== run A ==
## Circle_Area_Calculator
module Circle_Area_Calculator(clk, rst, radius, area);
  input wire clk, rst;
  input wire [31:0] radius;
  output reg [31:0] area;
  wire [31:0] Square_radius, Result;
  parameter Pi = 32'b01000000010010010000111111010000;
  FloatMultiplier_rounding FM0(.Multiplicand(radius), .Multiplier(radius), .Result(Square_radius));
  FloatMultiplier_rounding FM1(.Multiplicand(Square_radius), .Multiplier(Pi), .Result(Result));
  always @(posedge clk) begin
	if(rst) begin
		area[31:0] <= 1'b0;
	end else begin
		area[31:0] <= Result[31:0];
	end
  end
endmodule
For scale: about 4,300 cells after synthesis, ~66 I/O pins, ~32,000 µm² of cells after synthesis.
Settings: LEC_CHECK=0, CAP_MARGIN=20, CORE_MARGIN=2, CORE_UTILIZATION=68, SETUP_SLACK_MARGIN=-2.0, SLEW_MARGIN=20, TNS_END_PERCENT=10; clock period 30.0 ns.
run.sh (not shown) runs the stock make flow with config.mk's settings and CLKGATE_MAP_FILE=.
To summarise run A: no stage aborted, but the layout did not pass its checks, failing on negative setup slack.
> inputs changed (run A -> run B)
- setting CTS_CLUSTER_DIAMETER to 357 for the first time
- setting PLACE_DENSITY_LB_ADDON to 0.24 for the first time
- removing TNS_END_PERCENT (formerly 10)
- changing CORE_MARGIN from 2 to 3
- changing CORE_UTILIZATION from 68 to 40
- setting CELL_PAD_IN_SITES_DETAIL_PLACEMENT to 2 for the first time
- setting CTS_CLUSTER_SIZE to 20 for the first time
- changing SETUP_SLACK_MARGIN from -2.0 to 4.29
- setting CORE_ASPECT_RATIO to 0.99 for the first time
Results
- Status(run B) = ERROR, stage = global routing
- Chip area in the Yosys report: run B vs run A identical
- Run B vs run A — die footprint rose 71%.
- Width of the die, run B vs run A: up by more than a quarter
Setup changes, run B to run C
- GPL_ROUTABILITY_DRIVEN: unset -> 0
- TNS_END_PERCENT: unset -> 85
- ABC_AREA: unset -> 1
--- outcome ---
- As for a clean layout from run B and run C, there is none.
- No final results exist for run C, since it was stopped by error DPL-0033 during clock tree synthesis.
- When run C is set beside run B, its chip area from the yosys synthesis statistics turns out to be 0.54% larger.
- Area fraction in full adders, half adders and majority gates: run C < run B
- When the final numbers for run B and run C were put side by side, the synthesized area turned out to be greater in run C.
- Per the comparison of run C with run B, placement-stage cell area went down; instance count of the mapped netlist went up.
The following lists how run D was set up differently from run C:
- PLACE_DENSITY_LB_ADDON: 0.24 -> unset
- CORE_ASPECT_RATIO: 0.99 -> unset
- SETUP_SLACK_MARGIN: 4.29 -> unset
- TNS_END_PERCENT: 85 -> 5
- CTS_CLUSTER_SIZE: 20 -> 100
- CORE_MARGIN: 3 -> 2
- GPL_ROUTABILITY_DRIVEN: 0 -> unset
- CORE_UTILIZATION: 40 -> 49
- CTS_CLUSTER_DIAMETER: 357 -> 59
- CELL_PAD_IN_SITES_DETAIL_PLACEMENT: 2 -> unset
Findings:
In summary, run D completed successfully, with a layout that passed the timing, design-rule and antenna checks. The vertical die dimension reported for run D is smaller than that of run C by 9.7%. Run C -> run D: number of cell rows decreased by a little under 10%. Run D vs run C, die area went down by about 20%.


== yarrow ==
Starting RTL as in the previous note.
clock: 18.3 ns
lec_check: 0
abc_area: 1
cap_margin: 25
cell_pad_in_sites_detail_placement: 0
core_aspect_ratio: 1.07
core_margin: 2
core_utilization: 40
cts_cluster_size: 30
gpl_timing_driven: 1
max_routing_layer: met5
min_routing_layer: met2
setup_slack_margin: 2.1
slew_margin: 35
yarrow: all stages done; final checks FAILED (negative setup slack).
## Diff of input files: harbor against yarrow
- CTS_CLUSTER_SIZE: 30 -> unset
- SLEW_MARGIN: 35 -> 20
- MAX_ROUTING_LAYER: met5 -> unset
- MIN_ROUTING_LAYER: met2 -> unset
- CORE_UTILIZATION: 40 -> 65
- CORE_ASPECT_RATIO: 1.07 -> unset
- CAP_MARGIN: 25 -> 20
- GPL_TIMING_DRIVEN: 1 -> unset
- CELL_PAD_IN_SITES_DETAIL_PLACEMENT: 0 -> unset
- SETUP_SLACK_MARGIN: 2.1 -> unset
- ABC_AREA: 1 -> unset
- the clock period (ns, I/O delays scaled along): 18.3 -> 19.6
==> comparison <==
- harbor: aborted in global routing (5_1_grt) (tool error)
- Lower synthesized-area fraction occupied by and/or/nand/nor cells was reported by harbor, not yarrow.
- Changes observed in harbor relative to yarrow: core area now sits lower, part of the Yosys area used for sequential elements now sits at about the same level, AND-OR/OR-AND share of the synthesized area now sits higher, post-synthesis instance area now sits lower.
- Post-synthesis cell count in harbor is about 15% below yarrow.
- For post-synthesis area per instance, dividing the value from harbor by the value from yarrow gives 1.17.
- Die size: harbor is under yarrow
- harbor ended up with a lower horizontal extent of the die than yarrow did.
- Between harbor and yarrow, the post-synthesis share of cell area spent on full adders, half adders and majority gates is lower for yarrow.
- Compared with yarrow, vertical die dimension in harbor decreased by more than 10%.
Inputs modified between harbor and onyx:
- CTS_CLUSTER_SIZE now 97, previously not set
- CORE_UTILIZATION now 50, was 65
- the clock period (ns, I/O delays scaled along) now 27.1, was 19.6
Among harbor and onyx, the run that stopped before the end is harbor, and it is the only one. Core footprint is higher on onyx. Going from harbor to onyx, post-placement setup slack grows by 5.49 ns. Number of placement rows | onyx above harbor. From harbor to onyx the numbers moved as follows: instance count after placement with tap cells included went down 6.0%; HPWL after detailed placement decreased 26000 um. Diff harbor..onyx | synthesized cell count | unchanged. Width of the die ended up about 14% higher on onyx than on harbor. The run showing the greater global placement routability congestion is harbor. Delta (onyx minus harbor): chip area from the yosys synthesis statistics has remained practically unchanged; overall die area has increased.
### onyx -> violet
- putting ABC_AREA at 1 where nothing was set
- swapping 50 for 72 in CORE_UTILIZATION
- clearing CTS_CLUSTER_SIZE, which used to be 97
- swapping 27.1 for 17.2 in the clock period (ns, I/O delays scaled along)
==> results <==
Changes observed in violet relative to onyx: register share after synthesis held, placement row count went down 16, die area went down about 30%, netlist area before placement went up 180 um^2, xor-xnor portion of the synthesized cell area went down 0.38 points. In the metrics for violet and onyx, the one carrying the higher synthesized area per cell is onyx. In the flow results for violet and onyx, the adder-cell area share of the yosys netlist is larger on onyx. Of onyx and violet, only violet never reached the final stage. violet did not finish: a tool error stopped it during detailed placement (3_5_place_dp). Synthesized-area fraction occupied by and/or/nand/nor cells ended up 1.4 points higher on violet than on onyx. violet: standard cell core area lower than onyx. Measured against each other, violet and onyx differ in synthesized chip area reported by yosys, the lower figure coming from onyx. Compared with onyx, violet shows synthesized cell count that has gone up by more than 10%.
